// cpu_core
module cpu_core (
    input  wire        clk,
    input  wire        rst_n,
    output reg         bus_valid,
    output reg         bus_write,
    output reg  [18:0] bus_addr,
    output reg  [18:0] bus_wdata,
    input  wire [18:0] bus_rdata
);
    wire [18:0] if_pc;
    wire [18:0] if_instr;
    wire [4:0]  opcode;
    wire [2:0]  rd, rs1, rs2;
    wire [14:0] imm;
    wire [18:0] rs1_data, rs2_data;
    wire [18:0] alu_result;
    wire        zero_flag;
    wire        div_by_zero;
    wire [18:0] wb_data;
    wire        reg_write;
    wire is_load  = (opcode == 5'b01000);
    wire is_store = (opcode == 5'b01001);
    wire mem_access = is_load | is_store;
    if_stage ifs (
        .clk(clk),
        .rst_n(rst_n),
        .stall(mem_access),           
        .branch_taken(1'b0),
        .branch_target(19'd0),
        .ibus_valid(),                
        .ibus_addr(),                 
        .ibus_rdata(bus_rdata),
        .pc(if_pc),
        .instruction(if_instr)
    );
    id_stage id (
        .instruction(if_instr),
        .opcode(opcode),
        .rd(rd),
        .rs1(rs1),
        .rs2(rs2),
        .immediate(imm),
        .prediction()
    );
    regfile rf (
        .clk(clk),
        .rd_addr(rd),
        .rs1_addr(rs1),
        .rs2_addr(rs2),
        .wb_data(wb_data),
        .reg_write(reg_write),
        .rs1_data(rs1_data),
        .rs2_data(rs2_data)
    );
    alu alu_u (
  ...
For scale: about 3700 cells after synthesis, ~170 flip-flops.
clock: 43.2 ns
lec_check: 0
abc_area: 1
cap_margin: 20
cell_pad_in_sites_global_placement: 3
core_aspect_ratio: 0.93
core_margin: 2
core_utilization: 62
cts_cluster_diameter: 343
gpl_routability_driven: 1
gpl_timing_driven: 0
min_routing_layer: met2
setup_slack_margin: 2.5
slew_margin: 30
tns_end_percent: 55
run.sh (not shown) runs the stock make flow with config.mk's settings and CLKGATE_MAP_FILE=.
The baseline died in 3_1_place_gp_skip_io.
Rerun with:
Settings changed: ABC_AREA 1 to default, CELL_PAD_IN_SITES_GLOBAL_PLACEMENT 3 to default, CORE_ASPECT_RATIO 0.93 to default, CORE_UTILIZATION 62 to 67, CTS_CLUSTER_DIAMETER 343 to 131, CTS_CLUSTER_SIZE from default to 31, GPL_TIMING_DRIVEN 0 to 1, MIN_ROUTING_LAYER met2 to default, SETUP_SLACK_MARGIN 2.5 to 5.0, SLEW_MARGIN 30 to 5, TNS_END_PERCENT 55 to default.
Now the flow finished but failed the layout checks on setup timing.
Area after synthesis went up by 0.56%.
Die size drops by 6.8%.
Synthesized cell count came out lower by 17%.

* * *

The RTL this note starts from:
==> flow/design.v <==
module if_stage (
    input  wire        clk,
    input  wire        rst_n,
    input  wire        stall,
    input  wire        branch_taken,
    input  wire [18:0] branch_target,
    output reg         ibus_valid,
    output reg  [18:0] ibus_addr,
    input  wire [18:0] ibus_rdata,
    output reg  [18:0] pc,
    output reg  [18:0] instruction
);
    always @(posedge clk or negedge rst_n) begin
        if (!rst_n) begin
            pc          <= 19'd0;
            ibus_valid  <= 1'b0;
        end
        else if (!stall) begin
            pc <= branch_taken ? branch_target : pc + 19'd1;
            ibus_valid <= 1'b1;
            ibus_addr  <= pc;
        end
    end
    always @(posedge clk or negedge rst_n) begin
        if (!rst_n)
            instruction <= 19'd0;
        else if (ibus_valid)
            instruction <= ibus_rdata;
    end
endmodule
module id_stage(
    input [18:0] instruction,
    output [4:0] opcode,
    output [2:0] rd,
    output [2:0] rs1,
    output [2:0] rs2,
    output [14:0] immediate,
    output reg [1:0] prediction
);
    assign opcode = instruction[18:14];
    assign rd = instruction[13:11];
    assign rs1 = instruction[10:8];
    assign rs2 = instruction[7:5];
    assign immediate = instruction[14:0];
    always @(*) begin
        case(opcode)
            5'b01010, 5'b01011, 5'b01100: prediction = 2'b10;  
            default: prediction = 2'b00;  
        endcase
    end
endmodule
module regfile(
    input clk,
    input [2:0] rd_addr,
    input [2:0] rs1_addr,
    input [2:0] rs2_addr,
    input [18:0] wb_data,
    input reg_write,
    output [18:0] rs1_data,
    output [18:0] rs2_data
);
    reg [18:0] registers [0:7];
    always @(posedge clk) begin
        if (reg_write && rd_addr != 0)
            registers[rd_addr] <= wb_data;
    end
    assign rs1_data = (rs1_addr == 3'd0) ? 19'd0 : registers[rs1_addr];
    assign rs2_data = (rs2_addr == 3'd0) ? 19'd0 : registers[rs2_addr];
endmodule
module alu(
    input [4:0] opcode,
    input [18:0] operand_a,
    input [18:0] operand_b,
    output reg [18:0] result,
    output reg zero_flag,
    output reg div_by_zero
);
    always @(*) begin
        result = 19'd0;
        div_by_zero = 1'b0;
        case(opcode)
            5'b00000: result = operand_a + operand_b;
            5'b00001: result = operand_a - operand_b;
            5'b00010: result = operand_a * operand_b;
            5'b00011: begin
                div_by_zero = (operand_b == 0);
                result = (operand_b == 0) ? 19'h7FFFF : operand_a / operand_b;
            end
            5'b00100: result = operand_a & operand_b;
            5'b00101: result = operand_a | operand_b;
            5'b00110: result = operand_a ^ operand_b;
            5'b00111: result = ~operand_a;
            5'b01000: result = operand_a + 1;
            5'b01001: result = operand_a - 1;
        endcase
        zero_flag = (result == 0);
    end
endmodule
module cpu_core (
    input  wire        clk,
    input  wire        rst_n,
    output reg         bus_valid,
    output reg         bus_write,
    output reg  [18:0] bus_addr,
    output reg  [18:0] bus_wdata,
    input  wire [18:0] bus_rdata
);
    wire [18:0] if_pc;
    wire [18:0] if_instr;
    wire [4:0]  opcode;
    wire [2:0]  rd, rs1, rs2;
    wire [14:0] imm;
    wire [18:0] rs1_data, rs2_data;
    wire [18:0] alu_result;
    wire        zero_flag;
    wire        div_by_zero;
    wire [18:0] wb_data;
    wire        reg_write;
    wire is_load  = (opcode == 5'b01000);
    wire is_store = (opcode == 5'b01001);
    wire mem_access = is_load | is_store;
    if_stage ifs (
        .clk(clk),
        .rst_n(rst_n),
        .stall(mem_access),           
        .branch_taken(1'b0),
        .branch_target(19'd0),
        .ibus_valid(),                
        .ibus_addr(),                 
        .ibus_rdata(bus_rdata),
        .pc(if_pc),
        .instruction(if_instr)
    );
    id_stage id (
        .instruction(if_instr),
        .opcode(opcode),
        .rd(rd),
        .rs1(rs1),
        .rs2(rs2),
        .immediate(imm),
        .prediction()
    );
    regfile rf (
        .clk(clk),
        .rd_addr(rd),
        .rs1_addr(rs1),
        .rs2_addr(rs2),
        .wb_data(wb_data),
        .reg_write(reg_write),
        .rs1_data(rs1_data),
        .rs2_data(rs2_data)
    );
    alu alu_u (
        .opcode(opcode),
        .operand_a(rs1_data),
        .operand_b(rs2_data),
        .result(alu_result),
        .zero_flag(zero_flag),
        .div_by_zero(div_by_zero)
    );
always @(*) begin
    bus_valid = mem_access;
    bus_write = is_store;
    bus_addr  = alu_result;
    bus_wdata = rs2_data;
end
    assign wb_data =
        (is_load)  ? bus_rdata :
                     alu_result;
    assign reg_write = ~is_store & ~is_load;
endmodule
export LEC_CHECK = 0
export CAP_MARGIN = 20
export CORE_MARGIN = 2
export CORE_UTILIZATION = 70
export CTS_CLUSTER_DIAMETER = 335
export CTS_CLUSTER_SIZE = 37
export PLACE_DENSITY = 0.65
export SLEW_MARGIN = 20
export TNS_END_PERCENT = 5
create_clock -name core_clock -period 40.6 [get_ports {clk}]
The first run failed in global routing (5_1_grt).
==> next run, changes <==
CORE_UTILIZATION = 66   (was 70)
CTS_CLUSTER_DIAMETER = default   (was 335)
PLACE_DENSITY = default   (was 0.65)
Result:
- This time the run completed and failed the layout checks on negative setup slack
- die area came out higher by about 6%
- synthesized cell count does not change
- synthesized area stays the same
==> next run, changes <==
CORE_UTILIZATION = 29   (was 66)
CTS_CLUSTER_SIZE = default   (was 37)
TNS_END_PERCENT = default   (was 5)
clock period = 44.3 ns   (was 40.6 ns; I/O delays follow)
After rerunning: With this change the flow finished with timing, DRC and antenna clean. Critical path depth is lower by 4. Core utilization is lower by 52 points. Clock power fell by about 5%. Total power goes down by 21%. Worst hold slack loses 0.050 ns. Design area shrinks by 7.4%. Final cell count rose by 8.1%. Die size grows by 120%.
==> next run, changes <==
CORE_UTILIZATION = 58   (was 29)
clock period = 37.9 ns   (was 44.3 ns; I/O delays follow)
After rerunning: Now the flow produced a layout that fails on max-slew violations, negative setup slack. Setup slack is worse by 3.9 ns. Power rose by 44%. Synthesized area is unchanged. Clock-buffer cell count went down by 4. Routed wire length came out higher by 21%. Final cell count rises by 1.1%. Die area goes down by 49%.
No activity file was given, so power comes from the tool's default toggle rates.
